==> job 9915: inputs <==
// alu
module alu (
    input               i_clk,
    input               i_rst_n,
    input               i_valid,
    input signed [11:0] i_data_a,
    input signed [11:0] i_data_b,
    input        [2:0]  i_inst,
    output              o_valid,
    output       [11:0] o_data,
    output              o_overflow
);
Settings: LEC_CHECK=0, CAP_MARGIN=10, CELL_PAD_IN_SITES_DETAIL_PLACEMENT=1, CELL_PAD_IN_SITES_GLOBAL_PLACEMENT=2, CORE_MARGIN=2, CORE_UTILIZATION=60, CTS_CLUSTER_DIAMETER=219, GPL_ROUTABILITY_DRIVEN=1, GPL_TIMING_DRIVEN=1, MAX_ROUTING_LAYER=met5, PLACE_DENSITY_LB_ADDON=0.16, SLEW_MARGIN=20, TNS_END_PERCENT=55; clock period 13.2 ns.
run.sh (not shown) runs the stock make flow with config.mk's settings and CLKGATE_MAP_FILE=.
==> inputs of job 7905, as changes to job 9915 <==
==> flow/config.mk (replaced) <==
export PLATFORM = sky130hd
export DESIGN_NAME = alu
export DESIGN_NICKNAME = alu
export VERILOG_FILES = /design/flow/design.v
export SDC_FILE = /design/flow/constraint.sdc
export NUM_CORES = 4
export LEC_CHECK = 0
export CAP_MARGIN = 20
export CELL_PAD_IN_SITES_DETAIL_PLACEMENT = 0
export CELL_PAD_IN_SITES_GLOBAL_PLACEMENT = 0
export CORE_MARGIN = 2
export CORE_UTILIZATION = 33
export CTS_CLUSTER_DIAMETER = 219
export CTS_CLUSTER_SIZE = 100
export GPL_ROUTABILITY_DRIVEN = 1
export GPL_TIMING_DRIVEN = 1
export MAX_ROUTING_LAYER = met5
export SETUP_SLACK_MARGIN = -0.46
export SLEW_MARGIN = 20
==> flow/constraint.sdc (replaced) <==
create_clock -name core_clock -period 9.36 [get_ports {i_clk}]
set_input_delay 1.8720 -clock core_clock [delete_from_list [all_inputs] [get_ports {i_clk}]]
set_output_delay 1.8720 -clock core_clock [all_outputs]
set_load 0.01 [all_outputs]
==> flow_summary_export.csv <==
group,metric,value,unit
status,outcome,"aborted with a tool error",
status,failing_step,"global placement without I/O",
status,toolErrorMsg,"[ERROR FLW-0024] Place density exceeds 1.0 (current PLACE_DENSITY_LB_ADDON =  0.16). Please check if the value of  PLACE_DENSITY_LB_ADDON is between 0 and 0.99.",
die,fp_util,61.0,%
die,rows,48,
-- figures above: job 9915

==> flow_summary_export.csv <==
group,metric,value,unit
status,outcome,"complete, but fails checks",
status,violations,"negative setup slack",
timing,fin_ws,-0.172,ns
timing,setup_violations,3,
-- figures above: job 7905


========
==> inputs of job 1600 <==
Starting RTL as in the previous note.
clock: 9.65 ns
lec_check: 0
abc_area: 1
cap_margin: 15
core_margin: 2
core_utilization: 40
gpl_timing_driven: 0
hold_slack_margin: 0.28
min_routing_layer: met1
slew_margin: 20
==> job 4086 (differences from job 1600) <==
- CAP_MARGIN: 15 -> 20
- CORE_ASPECT_RATIO: unset -> 0.9
- CTS_CLUSTER_DIAMETER: unset -> 84
- GPL_ROUTABILITY_DRIVEN: unset -> 0
- HOLD_SLACK_MARGIN: 0.28 -> 0.01
- MAX_ROUTING_LAYER: unset -> met4
- PLACE_DENSITY: unset -> 0.54
- TNS_END_PERCENT: unset -> 10
==> flow/constraint.sdc (replaced) <==
create_clock -name core_clock -period 12.5 [get_ports {i_clk}]
set_input_delay 2.5000 -clock core_clock [delete_from_list [all_inputs] [get_ports {i_clk}]]
set_output_delay 2.5000 -clock core_clock [all_outputs]
set_load 0.01 [all_outputs]
==> job 1075 (differences from job 1600) <==
- ABC_AREA: 1 -> unset
- CAP_MARGIN: 15 -> 20
- CORE_UTILIZATION: 40 -> 72
- CTS_CLUSTER_DIAMETER: unset -> 50
- GPL_TIMING_DRIVEN: 0 -> unset
- HOLD_SLACK_MARGIN: 0.28 -> unset
- MIN_ROUTING_LAYER: met1 -> unset
- PLACE_DENSITY_LB_ADDON: unset -> 0.24
- TNS_END_PERCENT: unset -> 5
==> flow/constraint.sdc (replaced) <==
create_clock -name core_clock -period 9.17 [get_ports {i_clk}]
set_input_delay 1.8340 -clock core_clock [delete_from_list [all_inputs] [get_ports {i_clk}]]
set_output_delay 1.8340 -clock core_clock [all_outputs]
set_load 0.01 [all_outputs]
==> qor summary <==
quantity	job 1600	job 1075	job 4086
Outcome	complete, no violations	stopped before the end	complete, no violations
Last stage reached	-	5_1_grt	-
Number of clock-tree buffers in the layout	3	-	3
Post-Syn Area per Cell	6.65 um2	7.98 um2	6.65 um2
Number of antenna-violating nets in the routed design	0	-	0
Synthesized cell area	11300 um2	10500 um2	11300 um2
Floorplan net count	1983	1591	1983
Start point of the worst min-delay path	overflow_old$_DFFE_PN0P_	-	overflow_old$_DFFE_PN0P_
AND-OR/OR-AND Cells, Area Fraction	10.8%	16.2%	10.8%
Most popular library cell in the synthesized design by count	nand2_1	inv_1	nand2_1
Crit path buf inv count	7	-	9
Die Size	29700 um2	15500 um2	29700 um2
Buffers excl. clock	86	-	84
Number of maximum-capacitance violations	0	-	0
CP dominant cell by count	nand2_1	-	nand2_1
Largest cell class by area	multi-input combinational cells	-	multi-input combinational cells
Critical path launch point	i_data_b[2]	-	i_data_a[11]
Clk_skew	0.0115 ns	-	0.0119 ns
Placed insts	2125	1722	2107
Area taken by multi-input logic gates	9010 um2	-	8950 um2

========
==> branch lagoon: inputs <==
alu again, from the RTL that the note above started with.
Settings: LEC_CHECK=0, CAP_MARGIN=20, CORE_MARGIN=2, CORE_UTILIZATION=71, PLACE_DENSITY_LB_ADDON=0.24, SETUP_SLACK_MARGIN=-0.49, SLEW_MARGIN=20, TNS_END_PERCENT=5; clock period 8.53 ns.
==> branch zinc: changes against branch lagoon <==
Settings changed: CORE_UTILIZATION 71 to 40, PLACE_DENSITY_LB_ADDON 0.24 to default, SETUP_SLACK_MARGIN -0.49 to default, TNS_END_PERCENT 5 to default.
==> flow/constraint.sdc (replaced) <==
create_clock -name core_clock -period 10.0 [get_ports {i_clk}]
set_input_delay 2.0000 -clock core_clock [delete_from_list [all_inputs] [get_ports {i_clk}]]
set_output_delay 2.0000 -clock core_clock [all_outputs]
set_load 0.01 [all_outputs]
==> branch sierra: changes against branch lagoon <==
Settings changed: CORE_UTILIZATION 71 to 66, PLACE_DENSITY_LB_ADDON 0.24 to default, TNS_END_PERCENT 5 to default.
==> branch xenon: changes against branch lagoon <==
Settings changed: ABC_AREA from default to 1, CORE_UTILIZATION 71 to 72, PLACE_DENSITY_LB_ADDON 0.24 to default, SETUP_SLACK_MARGIN -0.49 to default.
==> flow/constraint.sdc (replaced) <==
create_clock -name core_clock -period 4.09 [get_ports {i_clk}]
set_input_delay 0.8180 -clock core_clock [delete_from_list [all_inputs] [get_ports {i_clk}]]
set_output_delay 0.8180 -clock core_clock [all_outputs]
set_load 0.01 [all_outputs]
==> reports/summary.txt <==
Gr usage total: 0.661
Share of the synthesized area in the top cell type: 0.270
Post-DP Area: 12900 sq um
Err: [ERROR GRT-0232] Routing congestion too high. Check the congestion heatmap in the GUI.
Status: aborted with a tool error
Placed cells: 1735
Place WS: -1.42 ns
Fail Step: global routing
Detail Placement HPWL: 30500 microns
CTS hold repair buffers: 0
# the run above: branch lagoon

==> reports/summary.txt <==
CTS hold repair buffers: 0
Detail Placement HPWL: 26800 microns
Post-DP Area: 12600 sq um
Placed cells: 1830
Status: no timing/DRC/antenna violations
Place WS: -0.195 ns
Share of the synthesized area in the top cell type: 0.270
Gr usage total: 0.234
# the run above: branch zinc

==> reports/summary.txt <==
Detail Placement HPWL: 36400 microns
Place WS: -4.28 ns
Status: aborted with a tool error
Top post-synthesis cells by count: 411 x nand2_1, 401 x inv_1, 141 x fa_1, 108 x ha_1, 98 x nor2_1
Placed cells: 2187
Fail Step: clock tree synthesis
Err: [ERROR DPL-0038] Utilization greater than 100%, impossible to legalize
Post-DP Area: 14200 sq um
Synth flops: 27
# the run above: branch xenon

==> reports/summary.txt <==
Status: finished with violations
Fail Reasons: negative setup slack
Share of the synthesized area in the top cell type: 0.270
CP bufs+invs: 3
Placed cells: 1759
Setup ws final: -0.384 ns
Detail Placement HPWL: 26600 microns
# setup viols final: 2
Gr usage total: 0.386
Post-DP Area: 12900 sq um
# the run above: branch sierra


========
==> run P <==
==> flow/design.v <==
module alu (
    input               i_clk,
    input               i_rst_n,
    input               i_valid,
    input signed [11:0] i_data_a,
    input signed [11:0] i_data_b,
    input        [2:0]  i_inst,
    output              o_valid,
    output       [11:0] o_data,
    output              o_overflow
);
reg  [11:0] o_data_w, o_data_r;
reg         o_valid_w, o_valid_r;
reg         o_overflow_w, o_overflow_r;
reg  [19:0] data_old;
reg         overflow_old;
wire [12:0] data_add, data_sub, data_mean;
wire [23:0] data_mul;
wire [19:0] data_mul_round;
wire [20:0] data_mac;
wire [11:0] data_a_abs, data_b_abs;
assign o_valid = o_valid_r;
assign o_data = o_data_r;
assign o_overflow = o_overflow_r;
assign data_add = {i_data_a[11], i_data_a} + {i_data_b[11], i_data_b};
assign data_sub = {i_data_a[11], i_data_a} - {i_data_b[11], i_data_b};
assign data_mul = {{12{i_data_a[11]}}, i_data_a} * {{12{i_data_b[11]}}, i_data_b};
assign data_mul_round = {data_mul[23], data_mul[23:5]} + {19'd0, data_mul[4]};
assign data_mac = {data_mul_round[19], data_mul_round} + {data_old[19], data_old};
assign data_mean = data_add >> 1;
assign data_a_abs = i_data_a[11]? ~(i_data_a)+12'd1: i_data_a;
assign data_b_abs = i_data_b[11]? ~(i_data_b)+12'd1: i_data_b;
always@(*) begin
  o_data_w = 12'd0;
  o_valid_w = i_valid;
  o_overflow_w = 1'b0;
  case(i_inst)
    3'b000: begin  
      o_overflow_w = ^data_add[12:11];
      o_data_w = data_add[11:0];
    end
    3'b001: begin  
      o_overflow_w = ^data_sub[12:11];
      o_data_w = data_sub[11:0];
    end
    3'b010: begin  
      o_data_w = data_mul_round[11:0];
      o_overflow_w = ~(data_mul_round[19:11] == 9'b1_1111_1111 | data_mul_round[19:11] == 9'b0_0000_0000);
    end
    3'b011: begin  
      o_data_w = data_mac[11:0]; 
      o_overflow_w = ~(data_mac[20:11] == 10'b11_1111_1111 | data_mac[20:11] == 10'b00_0000_0000) | overflow_old;
    end
    3'b100: begin  
      o_data_w = ~(i_data_a ^ i_data_b);
    end
    3'b101: begin  
      o_data_w = ~i_data_a[11]? i_data_a: 12'd0;
    end
    3'b110: begin  
      o_data_w = data_mean[11:0];
    end
    3'b111: begin  
      o_data_w = (data_a_abs >= data_b_abs)? data_a_abs: data_b_abs;
    end
  endcase
end
always@(posedge i_clk or negedge i_rst_n) begin
  if(~i_rst_n) begin
    o_data_r <= 12'd0;
    o_overflow_r <= 1'b0;
    o_valid_r <= 1'b0;
  end 
  else begin
    o_data_r <= o_data_w;
    o_overflow_r <= o_overflow_w;
    o_valid_r <= o_valid_w;
  end
end
always@(posedge i_clk or negedge i_rst_n) begin
  if(~i_rst_n) begin
    data_old <= 20'd0;
    overflow_old <= 1'b0;
  end
  else if(i_valid) begin
    if(i_inst == 3'b011)begin
      data_old <= {{8{o_data_w[11]}}, o_data_w};
      overflow_old <= o_overflow_w;
    end
    else begin
      data_old <= 20'd0;
      overflow_old <= 1'b0;
    end
  end
end
endmodule
==> flow/run.sh <==
#!/bin/bash
# the make line also repeats each setting of config.mk as NAME=value (left out here)
make -C /OpenROAD-flow-scripts/flow DESIGN_CONFIG=/design/flow/config.mk WORK_HOME=/design/flow/orfs CLKGATE_MAP_FILE= finish
==> flow/config.mk <==
export PLATFORM = sky130hd
export DESIGN_NAME = alu
export DESIGN_NICKNAME = alu
export VERILOG_FILES = /design/flow/design.v
export SDC_FILE = /design/flow/constraint.sdc
export NUM_CORES = 4
export LEC_CHECK = 0
export ABC_AREA = 1
export CAP_MARGIN = 20
export CORE_MARGIN = 2
export CORE_UTILIZATION = 65
export CTS_CLUSTER_DIAMETER = 50
export MAX_ROUTING_LAYER = met4
export SLEW_MARGIN = 20
export TNS_END_PERCENT = 5
==> flow/constraint.sdc <==
create_clock -name core_clock -period 8.19 [get_ports {i_clk}]
set_input_delay 1.6380 -clock core_clock [delete_from_list [all_inputs] [get_ports {i_clk}]]
set_output_delay 1.6380 -clock core_clock [all_outputs]
set_load 0.01 [all_outputs]
==> inputs of run E, as changes to run P <==
ABC_AREA = not set   (was 1)
CORE_UTILIZATION = 40   (was 65)
CTS_CLUSTER_DIAMETER = 84   (was 50)
HOLD_SLACK_MARGIN = 0.01   (was not set)
MAX_ROUTING_LAYER = not set   (was met4)
MIN_ROUTING_LAYER = met2   (was not set)
TNS_END_PERCENT = not set   (was 5)
==> flow/constraint.sdc (replaced) <==
create_clock -name core_clock -period 10.0 [get_ports {i_clk}]
set_input_delay 2.0000 -clock core_clock [delete_from_list [all_inputs] [get_ports {i_clk}]]
set_output_delay 2.0000 -clock core_clock [all_outputs]
set_load 0.01 [all_outputs]
==> job_summary.md <==
### Metrics collected by this job

| Metric | Value |
|---|---|
| Gpl congestion | 1.00 |
| Top area cell types | fa_1 25%, nand2_1 14%, inv_1 13% |
| Status | did not finish |
| Stop Error | [ERROR GRT-0232] Routing congestion too high. Check the congestion heatmap in the GUI. |
| Met2 Usage GRT | 0.895 |
| Die Ht | 136 um |
| Failed at | global routing |
| Setup WS pre-CTS | -1030 ps |
| Seq share, synth | 0.0597 |
[end of results for run P]
==> job_summary.md <==
## Implementation flow summary

| Metric | Value |
|---|---|
| Status | no timing/DRC/antenna violations |
| Top area cell types | fa_1 27%, ha_1 13%, inv_1 7.8% |
| Seq share, synth | 0.0645 |
| WP buf/inv | 7 |
| Post-synth top cells | 217 x inv_1, 141 x fa_1, 135 x nand2_1, 108 x ha_1, 86 x nor2_1 |
| Crit path to | overflow_old$_DFFE_PN0P_ |
| Gpl congestion | 0.939 |
| Synth Net Count | 1591 |
| Die Ht | 166 um |
[end of results for run E]
